==> inputs of v22 <==
## system_top
module system_top (
    input  wire         clk, 
    input  wire         rst,
    input  wire         rx,
    output wire         tx,
    input  wire         miso,
    output wire         sclk,
    output wire         mosi,
    output wire         cs_n,
    output wire         nrst_pd,
    output wire [4:0]   pwm_servos,  
    input  wire [4:0]   input_ir,
	output wire [4:0] led_busy,
	output wire         led1, led2
);
    wire [31:0] UID;
    wire        card_OK;
    wire [4:0] disp_start;
    wire [3:0] s_count [0:4];   
    wire [4:0] busy_servo;
    wire dispensing_active = |busy_servo;
    assign led2     = dispensing_active;
	assign led_busy = busy_servo;
    rc522 rfid_inst (
        .clk            (clk),
        .rst            (rst),
        .miso           (miso),
        .sclk           (sclk),
        .mosi           (mosi),
        .cs_n           (cs_n),
        .nrst_pd        (nrst_pd),
        .UID            (UID),
        .card_OK        (card_OK)
    );
    wire [3:0] count_A, count_B, count_C, count_D, count_E;
    assign s_count[0] = count_A;
    assign s_count[1] = count_B;
    assign s_count[2] = count_C;
    assign s_count[3] = count_D;
    assign s_count[4] = count_E;
    uart_controller comm_inst(
        .clk            (clk),
        .rst            (rst),
        .rx             (rx),
        .tx             (tx),
        .led1           (led1),
        .UID            (UID),
        .card_OK        (card_OK),
        .ir_status      (input_ir),
        .dispensing_active  (dispensing_active),
        .dispenser_start    (disp_start),
        .count_A        (count_A),
        .count_B        (count_B),
        .count_C        (count_C),
        .count_D        (count_D),
        .count_E        (count_E)
    );
    genvar i;
    generate
        for (i = 1; i < 5; i = i + 1) begin: servo_dispensers
  ...
make LEC_CHECK=0 ABC_AREA=0 CAP_MARGIN=5 CORE_MARGIN=2 CORE_UTILIZATION=70 CTS_CLUSTER_DIAMETER=397 SETUP_SLACK_MARGIN=-0.26 SLEW_MARGIN=20 finish   # period 2.71 ns
run.sh (not shown) runs the stock make flow with config.mk's settings and CLKGATE_MAP_FILE=.
==> inputs of v25, as changes to v22 <==
==> flow/config.mk (replaced) <==
export PLATFORM = sky130hd
export DESIGN_NAME = system_top
export DESIGN_NICKNAME = system_top
export VERILOG_FILES = /design/flow/design.v
export SDC_FILE = /design/flow/constraint.sdc
export NUM_CORES = 4
export LEC_CHECK = 0
export CAP_MARGIN = 20
export CORE_MARGIN = 2
export CORE_UTILIZATION = 63
export CTS_CLUSTER_SIZE = 42
export SLEW_MARGIN = 20
==> flow/constraint.sdc (replaced) <==
create_clock -name core_clock -period 2.04 [get_ports {clk}]
set_input_delay 0.4080 -clock core_clock [delete_from_list [all_inputs] [get_ports {clk}]]
set_output_delay 0.4080 -clock core_clock [all_outputs]
set_load 0.01 [all_outputs]
==> summary.txt <==
Physical implementation status

After filler insertion, the fill cell instance count of the layout stands at 3,493. The routed wire length per instance stands at 19.8 um. On the final layout, the worst hold slack is 0.223 ns. Once placement finished, the instance area stood at 46,800 sq um. The total routed wirelength stands at 102,000 um. The number of setup violations in the final report stands at 247. The flow ran to the end, but the layout failed its checks. The critical path ends at comm_inst.handler.tx_buf[3][1]. The slack of the critical path stands at -0.328 ns. The final non-filler cell area stands at 50,500 sq um. The setup slack at placement stands at -0.502 ns. The post-route utilization of the core is recorded as 81.8%. Entering global routing, the biggest net connects 72 pins.

In this run the critical path is formed by or4_4 -> or2_4 -> o2111a_2 -> and3_4 -> or3_4 -> a31o_4 -> buf_12 -> a21oi_4 -> nor2_4 -> buf_12. The power per standard cell area stands at 607 nW/um^2. The global routing report lists met3 layer usage as 4.73%. Non-clock buffers in the final layout number 300. The layout checks failed on negative setup slack. The maximum VDD drop stands at 0.643 mV.

The net switching power figure stands at 0.00660 W.
the above is filed under v22

==> summary.txt <==
Physical implementation status

The final timing report counts setup violations totalling 741. Walking the worst path, the cells encountered are or4_4 -> or2_4 -> o2111a_2 -> and3_4 -> or3_4 -> buf_4 -> a31o_4 -> a21oi_4 -> a211oi_4 -> buf_12 -> buf_16. The non-clock buffer instance count of the final layout stands at 640. The register-to-register setup slack stands at -1.13 ns. Prior to clock tree synthesis, the placed netlist has a worst setup slack of -1.29 ns. The critical path in the final layout is reported with a setup slack of -1.13 ns.

The flow ran to the end, but the layout failed its checks. After routing the design area is 54,300 sq um. The worst hold margin stands at 0.155 ns. The net switching power in the latest report is 0.00905 W.

The power per standard cell area stands at 766 nW/um^2. After detailed placement, the total cell area comes to 50,100 sq um. Entering global routing, the biggest net connects 86 pins. Fill cells in the final layout number 4,192. The routed wire length per instance stands at 19.3 um. For met3 alone, demand over resource in global routing was 3.94%. The checks that failed: negative setup slack. STA classifies the critical path endpoint as a flop. The detailed router reported a total wirelength of 108,000 um. The maximum VDD drop stands at 0.827 mV.
the above is filed under v25



==> build 36: inputs <==
system_top again, from the RTL that the note above started with.
==> flow/design.v (excerpt) <==
module system_top (
    input  wire         clk, 
    input  wire         rst,
    input  wire         rx,
    output wire         tx,
    input  wire         miso,
    output wire         sclk,
    output wire         mosi,
    output wire         cs_n,
    output wire         nrst_pd,
    output wire [4:0]   pwm_servos,  
    input  wire [4:0]   input_ir,
	output wire [4:0] led_busy,
	output wire         led1, led2
);
Settings: LEC_CHECK=0, ABC_AREA=1, CAP_MARGIN=20, CELL_PAD_IN_SITES_DETAIL_PLACEMENT=2, CELL_PAD_IN_SITES_GLOBAL_PLACEMENT=1, CORE_MARGIN=2, CORE_UTILIZATION=40, CTS_CLUSTER_SIZE=25, SLEW_MARGIN=20; clock period 8.0 ns.
==> trial 86 (differences from build 36) <==
- CAP_MARGIN: 20 -> 5
- CELL_PAD_IN_SITES_DETAIL_PLACEMENT: 2 -> default
- CELL_PAD_IN_SITES_GLOBAL_PLACEMENT: 1 -> default
- CORE_UTILIZATION: 40 -> 72
- CTS_CLUSTER_DIAMETER: default -> 361
- CTS_CLUSTER_SIZE: 25 -> default
- HOLD_SLACK_MARGIN: default -> 0.28
- SETUP_SLACK_MARGIN: default -> 0.21
==> flow/constraint.sdc (replaced) <==
create_clock -name core_clock -period 2.71 [get_ports {clk}]
set_input_delay 0.5420 -clock core_clock [delete_from_list [all_inputs] [get_ports {clk}]]
set_output_delay 0.5420 -clock core_clock [all_outputs]
set_load 0.01 [all_outputs]
==> GITHUB_STEP_SUMMARY <==
### Metrics collected by this job

| Metric | Value |
|---|---|
| Run status | finished clean |
| Combinational fraction of the cell area | roughly a third |
| Wire length of the first global-routing pass | about 210000 µm |
| Dpl hpwl | slightly below 90000 µm |
| Total internal power | 8400 µW |
| Cell depth of the worst flop-to-flop path | 16 |
| Clock buffer count from CTS | 109 |
| Detailed-route via count | around 35000 |
| Site Rows | around 120 |
| Via-to-Cell Ratio | 5.35 |
| Delay of the slowest cell on the worst path | 0.74 ns |
Source of the figures above: build 36

==> GITHUB_STEP_SUMMARY <==
### Metrics collected by this job

| Metric | Value |
|---|---|
| Layout Check Failures | setup timing |
| Worst path setup slack after routing | -0.275 ns |
| Final Setup Violations | roughly 200 |
| Combinational fraction of the cell area | approximately a third |
| Via-to-Cell Ratio | between 6 and 7 |
| Delay of the slowest cell on the worst path | roughly 0.50 ns |
| Dpl hpwl | approximately 66000 µm |
| Run status | failed layout checks |
| Detailed-route via count | 35900 |
Source of the figures above: trial 86



==> inputs of run D <==
Starting RTL as in the previous note.
clock: 2.68 ns
lec_check: 0
abc_area: 1
cap_margin: 20
core_margin: 2
core_utilization: 72
cts_cluster_diameter: 398
cts_cluster_size: 10
hold_slack_margin: 0.29
place_density: 0.37
setup_slack_margin: 0.2
slew_margin: 20
tns_end_percent: 10
==> run M (differences from run D) <==
- ABC_AREA: 1 -> default
- CORE_UTILIZATION: 72 -> 60
- CTS_CLUSTER_DIAMETER: 398 -> default
- CTS_CLUSTER_SIZE: 10 -> default
- HOLD_SLACK_MARGIN: 0.29 -> default
- PLACE_DENSITY: 0.37 -> default
- SETUP_SLACK_MARGIN: 0.2 -> default
- TNS_END_PERCENT: 10 -> default
==> flow/constraint.sdc (replaced) <==
create_clock -name core_clock -period 3.33 [get_ports {clk}]
set_input_delay 0.6660 -clock core_clock [delete_from_list [all_inputs] [get_ports {clk}]]
set_output_delay 0.6660 -clock core_clock [all_outputs]
set_load 0.01 [all_outputs]
==> comparison <==
In run M the core utilization is lower than in run D, by 16 points. Against run M, the worst hold slack of run D is worse by 0.0087 ns. Against run D, the non-clock buffer count of run M is lower by 99. In run D the synthesized cell count is higher than in run M, by about 21%. Power: run M is smaller than run D (19%). Of run D and run M, run D has the higher synthesized area (gap about 1.5%, measured against run M). Run M passed the timing, DRC and antenna checks. Run D finished with negative setup slack left. Of run M and run D, run D has the higher via count (gap about 15%, measured against run D). Clock power: run M is lower than run D (16%).
==> figures <==
item	run M	run D
Status	complete, no violations	complete, but fails checks
Reasons for failing layout checks	-	negative setup slack
Leakage power total	18.0 nW	19.5 nW
Slew Limit Headroom	32.4%	45.3%
Non-clock buffers, area share	2.44%	4.14%
Global-route wire length before repair	153 mm	164 mm
Uppermost signal routing layer after detailed routing	met4	met5
Footprint of the multi-input gates	18200 um2	18300 um2
Slew @ Worst Pin	1.01 ns	0.817 ns
Clock distribution area overhead in the final layout	6.85%	5.98%
Final net count	4256	5246
Maximum net fanout on the critical path	13	14
Capturing element of the worst setup path	comm_inst.handler.tx_buf[4][3]$_DFFE_PP_	comm_inst.handler.tx_buf[5][2]$_DFFE_PP_
Sequential area share after synthesis	55.7%	54.9%
Ratio of layout area to synthesized area	1.119x	1.157x
Number of OpenROAD warnings	58	60
Data required, critical path	3.74 ns	3.06 ns
CP Depth	10	16
Most numerous cell in the Yosys netlist	dfxtp_1	nor2_1


==> exp/delta: inputs <==
Starting RTL as in the previous note.
make LEC_CHECK=0 ABC_AREA=1 CAP_MARGIN=40 CELL_PAD_IN_SITES_DETAIL_PLACEMENT=0 CORE_MARGIN=2 CORE_UTILIZATION=72 CTS_CLUSTER_DIAMETER=284 CTS_CLUSTER_SIZE=15 HOLD_SLACK_MARGIN=0.25 MAX_ROUTING_LAYER=met4 PLACE_DENSITY_LB_ADDON=0.01 SETUP_SLACK_MARGIN=-0.09 SLEW_MARGIN=20 finish   # period 2.67 ns
==> inputs of exp/xenon, as changes to exp/delta <==
CAP_MARGIN = 20   (was 40)
CELL_PAD_IN_SITES_DETAIL_PLACEMENT = not set   (was 0)
CORE_UTILIZATION = 45   (was 72)
CTS_CLUSTER_DIAMETER = not set   (was 284)
CTS_CLUSTER_SIZE = not set   (was 15)
HOLD_SLACK_MARGIN = not set   (was 0.25)
MAX_ROUTING_LAYER = not set   (was met4)
PLACE_DENSITY_LB_ADDON = not set   (was 0.01)
SETUP_SLACK_MARGIN = not set   (was -0.09)
==> flow/constraint.sdc (replaced) <==
create_clock -name core_clock -period 6.29 [get_ports {clk}]
set_input_delay 1.2580 -clock core_clock [delete_from_list [all_inputs] [get_ports {clk}]]
set_output_delay 1.2580 -clock core_clock [all_outputs]
set_load 0.01 [all_outputs]
==> inputs of exp/juniper, as changes to exp/delta <==
CAP_MARGIN = 5   (was 40)
CELL_PAD_IN_SITES_DETAIL_PLACEMENT = not set   (was 0)
CTS_CLUSTER_DIAMETER = 29   (was 284)
CTS_CLUSTER_SIZE = not set   (was 15)
HOLD_SLACK_MARGIN = not set   (was 0.25)
MAX_ROUTING_LAYER = not set   (was met4)
PLACE_DENSITY_LB_ADDON = not set   (was 0.01)
SETUP_SLACK_MARGIN = 0.21   (was -0.09)
==> flow/constraint.sdc (replaced) <==
create_clock -name core_clock -period 2.71 [get_ports {clk}]
set_input_delay 0.5420 -clock core_clock [delete_from_list [all_inputs] [get_ports {clk}]]
set_output_delay 0.5420 -clock core_clock [all_outputs]
set_load 0.01 [all_outputs]
==> inputs of exp/sierra, as changes to exp/delta <==
ABC_AREA = not set   (was 1)
CAP_MARGIN = 20   (was 40)
CELL_PAD_IN_SITES_DETAIL_PLACEMENT = not set   (was 0)
CORE_ASPECT_RATIO = 0.72   (was not set)
CORE_UTILIZATION = 70   (was 72)
CTS_CLUSTER_DIAMETER = not set   (was 284)
CTS_CLUSTER_SIZE = not set   (was 15)
HOLD_SLACK_MARGIN = not set   (was 0.25)
MAX_ROUTING_LAYER = not set   (was met4)
PLACE_DENSITY_LB_ADDON = not set   (was 0.01)
SETUP_SLACK_MARGIN = not set   (was -0.09)
==> flow/constraint.sdc (replaced) <==
create_clock -name core_clock -period 2.68 [get_ports {clk}]
set_input_delay 0.5360 -clock core_clock [delete_from_list [all_inputs] [get_ports {clk}]]
set_output_delay 0.5360 -clock core_clock [all_outputs]
set_load 0.01 [all_outputs]
==> comparison <==
exp/xenon finished clean. exp/delta finished but fails on negative setup slack. exp/juniper finished with negative setup slack left. exp/sierra finished but fails on negative setup slack. Of exp/xenon and exp/sierra, exp/xenon has the higher worst setup slack (gap 2.6 ns). The highest clock skew belongs to exp/sierra, the lowest to exp/delta. Against exp/sierra, the global-route usage of exp/juniper is higher by 1.6 points. Clock-buffer cell count: exp/sierra < exp/delta < exp/xenon < exp/juniper. First-iteration DRC count: exp/juniper > exp/sierra > exp/delta > exp/xenon. Against exp/sierra, the critical path depth of exp/delta is higher by 3. Against exp/sierra, the final cell count of exp/xenon is larger by about 20%. In exp/sierra the combinational power is lower than in exp/juniper, by about 27%. Core utilization, highest first: exp/juniper, exp/sierra, exp/delta, exp/xenon.
==> figures <==
| quantity | exp/xenon | exp/juniper | exp/sierra | exp/delta |
|---|---|---|---|---|
| Result of the run | finished clean | failed layout checks | failed layout checks | failed layout checks |
| Layout check failures | - | negative setup slack | negative setup slack | negative setup slack |
| Clock Skew | 0.02111 ns | 0.02946 ns | 0.03061 ns | 0.01678 ns |
| Clock network share of area | 0.07690 | 0.1051 | 0.05771 | 0.04384 |
| Dominant cell type by count on the critical path | - | sky130_fd_sc_hd__nand2_4 | - | sky130_fd_sc_hd__nand2_1 |
| Setup TNS | 0 ns | -112.16 ns | -91.96 ns | -8.995 ns |
| Highest clock frequency the design can meet | 0.2362 GHz | 0.2874 GHz | 0.3105 GHz | 0.3583 GHz |
| Maximum fanout count along the critical path | 13 | 7 | 7 | 8 |
| Number of setup violations in the final report | 0 | 268 | 263 | 138 |
| CTS-repair resized insts | 0 | 148 | 102 | 4 |
| Multi-input combinational cell area | 17130 um^2 | 18450 um^2 | 18910 um^2 | 17620 um^2 |
| Clock buffers created by TritonCTS | 107 | 168 | 89 | 75 |
| Number of instances on the worst hold path | 0 | 2 | 2 | 2 |
| Crit path capture | comm_inst.handler.rx_buf[13][1] | comm_inst.handler.tx_buf[6][0] | comm_inst.handler.tx_buf[6][0] | comm_inst.handler.rx_buf[13][3] |
| Total power density per cell area | 280.7 nW/um^2 | 706.2 nW/um^2 | 587.1 nW/um^2 | 562.2 nW/um^2 |
| Relative contribution of sequential cells to total power | 0.485 | 0.406 | 0.530 | 0.572 |
| Share of power burned in the clock network | 0.476 | 0.550 | 0.428 | 0.378 |
| Via count of the first global-routing pass | 31760 | 36020 | 32390 | 32790 |
| Later-pin clock latency in the skew report | 0.69 ns | 0.77 ns | 0.67 ns | 0.63 ns |
Power and IR drop assume default switching activity.
